exp/juniper:
==> flow/design.v <==
/*verilator lint_off MULTITOP*/
module num_rpad #(
    parameter int IN_WIDTH  = 32,
    parameter int OUT_WIDTH = 32
) (
    input  logic [ IN_WIDTH-1:0] in,
    output logic [OUT_WIDTH-1:0] out
);
  localparam int EXTEND = OUT_WIDTH - IN_WIDTH;
  assign out = {in, {EXTEND{1'b0}}};
endmodule
module num_sneg #(
    parameter int WIDTH = 32
) (
    input  logic signed [WIDTH-1:0] in,
    output logic signed [WIDTH-1:0] out
);
  assign out = -in;
endmodule
module num_sabs #(
    parameter int WIDTH = 32
) (
    input  logic signed [WIDTH-1:0] in,
    output logic signed [WIDTH-1:0] out
);
  assign out = in[WIDTH-1] ? -in : in;
endmodule
module num_min #(
    parameter int WIDTH = 32
) (
    input  logic [WIDTH-1:0] left,
    input  logic [WIDTH-1:0] right,
    output logic [WIDTH-1:0] out
);
  assign out = (left < right) ? left : right;
endmodule
module num_max #(
    parameter int WIDTH = 32
) (
    input  logic [WIDTH-1:0] left,
    input  logic [WIDTH-1:0] right,
    output logic [WIDTH-1:0] out
);
  assign out = (left > right) ? left : right;
endmodule
module num_smin #(
    parameter int WIDTH = 32
) (
    input  logic signed [WIDTH-1:0] left,
    input  logic signed [WIDTH-1:0] right,
    output logic signed [WIDTH-1:0] out
);
  assign out = (left < right) ? left : right;
endmodule
module num_smax #(
    parameter int WIDTH = 32
) (
    input  logic signed [WIDTH-1:0] left,
    input  logic signed [WIDTH-1:0] right,
    output logic signed [WIDTH-1:0] out
);
  assign out = (left > right) ? left : right;
endmodule
module num_ssignbit #(
    parameter int WIDTH = 32
) (
    input logic signed [WIDTH-1:0] in,
    output logic out
);
  assign out = in[WIDTH-1];
endmodule
module num_sadd #(
    parameter int LEFT_WIDTH = 32,
    parameter int LEFT_LSB = 0,
    parameter int RIGHT_WIDTH = 32,
    parameter int RIGHT_LSB = 0,
    parameter int OUT_WIDTH = 33
) (
    input  logic signed [ LEFT_WIDTH-1:0] left,
    input  logic signed [RIGHT_WIDTH-1:0] right,
    output logic signed [  OUT_WIDTH-1:0] out
);
  logic signed [  LEFT_LSB+LEFT_WIDTH-1:0] left_aligned;
  logic signed [RIGHT_LSB+RIGHT_WIDTH-1:0] right_aligned;
  assign left_aligned = {left, {LEFT_LSB{1'b0}}};
  assign right_aligned = {right, {RIGHT_LSB{1'b0}}};
  assign out = left_aligned + right_aligned;
endmodule
module num_smul #(
    parameter int LEFT_WIDTH = 32,
    parameter int RIGHT_WIDTH = 32,
    parameter int OUT_WIDTH = 64,
    parameter int OUT_LSB = 0
) (
    input  logic signed [ LEFT_WIDTH-1:0] left,
    input  logic signed [RIGHT_WIDTH-1:0] right,
    input  logic                          go,
    input  logic                          reset,
    input  logic                          clk,
    output logic signed [  OUT_WIDTH-1:0] out,
    output logic                          done
);
  logic [1:0] done_buffer;
  assign done = done_buffer[1];
  logic signed [       LEFT_WIDTH-1:0] left_tmp;
  logic signed [      RIGHT_WIDTH-1:0] right_tmp;
  logic signed [OUT_LSB+OUT_WIDTH-1:0] out_tmp;
  assign out = out_tmp[OUT_LSB+OUT_WIDTH-1:OUT_LSB];
  always_ff @(posedge clk) begin
    if (go) begin
      done_buffer[0] <= 1;
      done_buffer[1] <= done_buffer[0];
    end else begin
      done_buffer <= 0;
    end
  end
  always_ff @(posedge clk) begin
    if (!reset && go) begin
      left_tmp  <= left;
      right_tmp <= right;
    end else begin
      left_tmp  <= 0;
      right_tmp <= 0;
    end
  end
  always_ff @(posedge clk) begin
    if (reset) begin
      out_tmp <= 0;
    end else if (go) begin
      out_tmp <= left_tmp * right_tmp;
    end else begin
      out_tmp <= out_tmp;
    end
  end
endmodule
module smul_q31 (
    input  logic        clk,
    input  logic        reset,
    input  logic        go,
    input  logic [31:0] left,
    input  logic [31:0] right,
    output logic [31:0] out,
    output logic        done
);
  num_smul #(
      .LEFT_WIDTH (32),
      .RIGHT_WIDTH(32),
      .OUT_WIDTH  (32),
      .OUT_LSB    (31)
  ) mul (
      .left (left),
      .right(right),
      .go   (go),
      .reset(reset),
      .clk  (clk),
      .out  (out),
      .done (done)
  );
endmodule
Settings: LEC_CHECK=0, ABC_AREA=1, CAP_MARGIN=20, CORE_ASPECT_RATIO=0.5, CORE_MARGIN=6, CORE_UTILIZATION=59, CTS_CLUSTER_DIAMETER=204, CTS_CLUSTER_SIZE=66, MAX_ROUTING_LAYER=met4, PLACE_DENSITY_LB_ADDON=0.16, SLEW_MARGIN=20; clock period 10.2 ns.
run.sh (not shown) runs the stock make flow with config.mk's settings and CLKGATE_MAP_FILE=.
diff inputs: exp/juniper => exp/cedar
Settings: a deleted CORE_ASPECT_RATIO that had been 0.5; a deleted ABC_AREA that had been 1; a deleted CTS_CLUSTER_DIAMETER that had been 204; a change of CORE_UTILIZATION from 59 to 56.
Findings:
- Number of clock buffers inserted by TritonCTS came out exactly the same in exp/juniper and exp/cedar.
- On via count of the first global-routing pass: exp/cedar sits below exp/juniper.
- NOTE: least setup slack across all paths after layout in exp/cedar falls short of that of exp/juniper
- When exp/cedar is measured against exp/juniper, its combinational group share of total power turns out 1.1 points lower.
- Compared with exp/juniper, exp/cedar shows overall die height that has gone up by more than a quarter.

========
Starts from the design.v that is shown in full above.
export LEC_CHECK = 0
export CAP_MARGIN = 20
export CORE_MARGIN = 2
export CORE_UTILIZATION = 69
export CTS_CLUSTER_SIZE = 95
export SETUP_SLACK_MARGIN = 2.5
export SLEW_MARGIN = 20
create_clock -name core_clock -period 10.9 [get_ports {clk}]
Then changed:
CORE_UTILIZATION = 9   (was 69)
CTS_CLUSTER_SIZE = not set   (was 95)
=> Routed wire length rose by about 17%; core utilization fell by 63 points; cell area rose by about 16%; final cell count rose by 100%; global-route usage fell by 32 points; die area rose to 7.5 times its value; clock-buffer cell count does not change; register-to-register slack is better by 97 ps.
Then changed:
CORE_UTILIZATION = 72   (was 9)
CTS_CLUSTER_SIZE = 99   (was not set)
SETUP_SLACK_MARGIN = not set   (was 2.5)
clock period = 12.4 ns   (was 10.9 ns; I/O delays follow)
Clock skew went down by 24 ps.
Final area came out lower by 15%.
Via count increases by 3.6%.
Power came out lower by about 15%.
Area after synthesis is unchanged.
Non-clock buffer count falls by 36.
Global-route usage went up by 33 points.
Clock power falls by about 15%.
Then changed:
CORE_UTILIZATION = 11   (was 72)
CTS_CLUSTER_SIZE = not set   (was 99)
SETUP_SLACK_MARGIN = 2.5   (was not set)
Power went down slightly.
Utilization went down by 63 points.
Clock skew went up by 13 ps.
Worst hold slack is worse by 15 ps.
Die area went up to 6.4 times its value.
Flip-flop count is unchanged.
Then changed:
CORE_UTILIZATION = 45   (was 11)
clock period = 7.68 ns   (was 12.4 ns; I/O delays follow)
Effect: Non-clock buffer count rises by 298. Power came out higher by 95%. Via count came out higher by 4.8%.
Then changed:
CORE_UTILIZATION = 65   (was 45)
CTS_CLUSTER_SIZE = 66   (was not set)
MAX_ROUTING_LAYER = met4   (was not set)
SETUP_SLACK_MARGIN = not set   (was 2.5)
clock period = 6.5 ns   (was 7.68 ns; I/O delays follow)
This time the run produced a layout that fails on setup timing.
Power came out higher by 21%.
Utilization is higher by 25 points.
Setup slack got worse by 1200 ps.
Area after synthesis is unchanged.
Global-route usage rises by 13 points.
Die area decreases by 30%.

========
## indigo
// smul_q31: RTL as listed in full above, without the edits since
export LEC_CHECK = 0
export ABC_AREA = 0
export CAP_MARGIN = 20
export CELL_PAD_IN_SITES_DETAIL_PLACEMENT = 2
export CELL_PAD_IN_SITES_GLOBAL_PLACEMENT = 3
export CORE_MARGIN = 8
export CORE_UTILIZATION = 64
export CTS_CLUSTER_SIZE = 66
export GPL_ROUTABILITY_DRIVEN = 0
export SETUP_SLACK_MARGIN = 1.5
export SLEW_MARGIN = 20
export TNS_END_PERCENT = 55
create_clock -name core_clock -period 10.5 [get_ports {clk}]
Flow for indigo halted at global placement without I/O, error code GPL-0301.
The following lists how ember was set up differently from indigo:
==> flow/config.mk <==
export PLATFORM = sky130hd
export DESIGN_NAME = smul_q31
export DESIGN_NICKNAME = smul_q31
export VERILOG_FILES = /design/flow/design.v
export SDC_FILE = /design/flow/constraint.sdc
export NUM_CORES = 4
export LEC_CHECK = 0
export CAP_MARGIN = 20
export CORE_MARGIN = 3
export CORE_UTILIZATION = 70
export CTS_CLUSTER_SIZE = 66
export MAX_ROUTING_LAYER = met4
export SLEW_MARGIN = 20
==> flow/constraint.sdc <==
create_clock -name core_clock -period 6.34 [get_ports {clk}]
set_input_delay 1.2680 -clock core_clock [delete_from_list [all_inputs] [get_ports {clk}]]
set_output_delay 1.2680 -clock core_clock [all_outputs]
set_load 0.01 [all_outputs]
==> comparison <==
[ember] flow finished | final checks: failed | reasons: negative setup slack
Compared with indigo, in ember number of distinct library cell variants in the gate-level netlist after synthesis ~0 delta, floorplan die height -7.9%, area of the die -10000 um^2.
The inputs of xenon differ from those of ember as listed below.
--- a/flow/config.mk
+++ b/flow/config.mk
@@ -7,7 +7,9 @@
 export LEC_CHECK = 0
 export CAP_MARGIN = 20
-export CORE_MARGIN = 3
-export CORE_UTILIZATION = 70
+export CORE_MARGIN = 2
+export CORE_UTILIZATION = 72
 export CTS_CLUSTER_SIZE = 66
 export MAX_ROUTING_LAYER = met4
+export PLACE_DENSITY_LB_ADDON = 0.23
+export SETUP_SLACK_MARGIN = 1.22
 export SLEW_MARGIN = 20
==> flow/constraint.sdc <==
create_clock -name core_clock -period 10.2 [get_ports {clk}]
set_input_delay 2.0400 -clock core_clock [delete_from_list [all_inputs] [get_ports {clk}]]
set_output_delay 2.0400 -clock core_clock [all_outputs]
set_load 0.01 [all_outputs]
- Summary across xenon and ember: the single failing run is ember.
- Complete run, failing final checks: ember, reason negative setup slack.
- Compared with ember, xenon shows a lower post-route standard cell area excluding fillers.
- Critical path depth (xenon vs. ember) increases by a few percent
- Status: CTS buffer count parity (xenon, ember)
- Between ember and xenon, fmax decreased.
- Cmp xenon vs ember: worst-case vdd ir drop lower in xenon
> inputs changed (xenon -> maple)
--- a/flow/config.mk
+++ b/flow/config.mk
@@ -6,10 +6,10 @@
 export NUM_CORES = 4
 export LEC_CHECK = 0
-export CAP_MARGIN = 20
+export CAP_MARGIN = 5
 export CORE_MARGIN = 2
 export CORE_UTILIZATION = 72
 export CTS_CLUSTER_SIZE = 66
+export HOLD_SLACK_MARGIN = -0.1
 export MAX_ROUTING_LAYER = met4
-export PLACE_DENSITY_LB_ADDON = 0.23
-export SETUP_SLACK_MARGIN = 1.22
+export SETUP_SLACK_MARGIN = 0.39
 export SLEW_MARGIN = 20
==> flow/constraint.sdc <==
create_clock -name core_clock -period 7.08 [get_ports {clk}]
set_input_delay 1.4160 -clock core_clock [delete_from_list [all_inputs] [get_ports {clk}]]
set_output_delay 1.4160 -clock core_clock [all_outputs]
set_load 0.01 [all_outputs]
--- outcome ---
As of maple, total power had risen by more than half compared to xenon. Going from xenon to maple, power density normalized to cell area grew by more than half. Re cell-internal power: maple is 0.0011 W up on xenon. Lower period utilization was reported by xenon, not maple. Changes observed in maple relative to xenon: combinational share of cell area lower; count of routing violations after the opening detailed-route iteration higher; hold slack higher; worst setup slack after placement lower; sequential logic power higher. No crash in maple: every stage finished, but the layout fails its final checks due to negative setup slack.
Input-level comparison between quartz and maple:
==> flow/config.mk <==
export PLATFORM = sky130hd
export DESIGN_NAME = smul_q31
export DESIGN_NICKNAME = smul_q31
export VERILOG_FILES = /design/flow/design.v
export SDC_FILE = /design/flow/constraint.sdc
export NUM_CORES = 4
export LEC_CHECK = 0
export CAP_MARGIN = 20
export CORE_MARGIN = 2
export CORE_UTILIZATION = 64
export SLEW_MARGIN = 20
==> flow/constraint.sdc <==
create_clock -name core_clock -period 12.4 [get_ports {clk}]
set_input_delay 2.4800 -clock core_clock [delete_from_list [all_inputs] [get_ports {clk}]]
set_output_delay 2.4800 -clock core_clock [all_outputs]
set_load 0.01 [all_outputs]
==> comparison <==
quartz went all the way through the flow, and no timing, DRC or antenna check failed. On pre-CTS setup slack, quartz does better than maple. Cell count, maple and quartz: lower on quartz. Between quartz and maple, it is quartz whose power after layout is lower, by 54%. On final-layout clock-cell area share, maple and quartz are neck and neck. Sort maple and quartz by hold slack asc -> top: maple. quartz vs maple, core utilization at floorplan went down by 8.1 points. Relative to maple, the width of the chip measured on quartz has increased by a few percent. From maple to quartz the numbers moved as follows: pin count of the biggest net entering global routing saw an increase; met1 global-route usage now smaller; share of the core filled with cells in the final layout down 19 points.

========
Starts from the design.v that is shown in full above.
Settings: LEC_CHECK=0, CAP_MARGIN=20, CORE_MARGIN=2, CORE_UTILIZATION=40, GPL_ROUTABILITY_DRIVEN=0, SLEW_MARGIN=20, TNS_END_PERCENT=55; clock period 10.5 ns.
The first run passed the timing, design-rule and antenna checks.
Edit:
Settings changed: CORE_UTILIZATION 40 to 55, GPL_ROUTABILITY_DRIVEN 0 to not set, SETUP_SLACK_MARGIN set to 2.5, TNS_END_PERCENT 55 to not set.
Clock period 10.5 ns to 7.68 ns, I/O delays scaled along.
What happened:
- wire length goes up by about 11%
- critical path depth is higher by 1
- sequential power rose by 26%
- combinational power climbs by 84%
- maximum frequency is higher by 19%
- hold slack is better by 0.0074 ns
Edit:
Settings changed: CORE_UTILIZATION 55 to 72, PLACE_DENSITY set to 0.42, SETUP_SLACK_MARGIN 2.5 to not set, TNS_END_PERCENT set to 10.
Clock period 7.68 ns to 12.4 ns, I/O delays scaled along.
What happened:
- The changed run finished with timing, DRC and antenna clean
- design area went down by 11%
- clock-buffer cell count does not change
- first-iteration DRC count went up by 3.5%
- register-to-register slack improves by 3.4 ns
Edit:
Settings changed: CORE_UTILIZATION 72 to 45, PLACE_DENSITY 0.42 to not set, SETUP_SLACK_MARGIN set to 2.5, TNS_END_PERCENT 10 to not set.
Clock period 12.4 ns to 8.0 ns, I/O delays scaled along.
What happened:
- The changed run finished with timing, DRC and antenna clean
- wire length went up by about 10%
- via count is about the same
- design area increases by about 12%
- die area climbs by about 60%
- clock skew is about the same
- hold slack is worse by 0.015 ns
- non-clock buffer count grows by 227
- area after synthesis stays the same
- utilization fell by 23 points

========
== pepper ==
// smul_q31: RTL as listed in full above, without the edits since
clock: 5.67 ns
lec_check: 0
abc_area: 1
cap_margin: 20
core_aspect_ratio: 0.5
core_margin: 2
core_utilization: 72
cts_cluster_diameter: 372
cts_cluster_size: 99
place_density: 0.39
slew_margin: 20
tns_end_percent: 15
pepper: it failed with a tool error in global routing (5_1_grt), so there are no final results.
Edits applied to the flow inputs when going from pepper to tundra:
# pepper
export LEC_CHECK = 0
export ABC_AREA = 1
export CAP_MARGIN = 20
export CORE_ASPECT_RATIO = 0.5
export CORE_MARGIN = 2
export CORE_UTILIZATION = 72
export CTS_CLUSTER_DIAMETER = 372
export CTS_CLUSTER_SIZE = 99
export PLACE_DENSITY = 0.39
export SLEW_MARGIN = 20
export TNS_END_PERCENT = 15
create_clock -name core_clock -period 5.67 [get_ports {clk}]
# tundra
export LEC_CHECK = 0
export CAP_MARGIN = 20
export CORE_ASPECT_RATIO = 0.5
export CORE_MARGIN = 2
export CORE_UTILIZATION = 72
export CTS_CLUSTER_DIAMETER = 373
export CTS_CLUSTER_SIZE = 95
export SETUP_SLACK_MARGIN = 0.39
export SLEW_MARGIN = 20
export TNS_END_PERCENT = 10
create_clock -name core_clock -period 5.67 [get_ports {clk}]
### Flow results
No crash in tundra: every stage finished, but the layout fails its final checks due to setup timing. Going from pepper to tundra, the post-synth net total was found to have gone down by 19%. [compare] base=pepper new=tundra: die area now smaller, distinct cell type count of the synthesized netlist increased 130%, gate count after technology mapping went down 24%.

========
// smul_q31: RTL as listed in full above, without the edits since
Settings: LEC_CHECK=0, CAP_MARGIN=20, CORE_ASPECT_RATIO=0.5, CORE_MARGIN=6, CORE_UTILIZATION=51, CTS_CLUSTER_DIAMETER=305, CTS_CLUSTER_SIZE=99, MAX_ROUTING_LAYER=met4, PLACE_DENSITY=0.75, SLEW_MARGIN=20; clock period 10.2 ns.
==> next run, changes <==
CORE_ASPECT_RATIO = not set   (was 0.5)
CORE_MARGIN = 2   (was 6)
CORE_UTILIZATION = 72   (was 51)
CTS_CLUSTER_DIAMETER = not set   (was 305)
CTS_CLUSTER_SIZE = 66   (was 99)
PLACE_DENSITY = not set   (was 0.75)
clock period = 7.08 ns   (was 10.2 ns; I/O delays follow)
Outcome: The changed run produced a layout that fails on negative setup slack. Area after synthesis does not change. Clock-buffer cell count shrinks by 1. Critical path depth does not change.
No activity file was given, so power comes from the tool's default toggle rates.
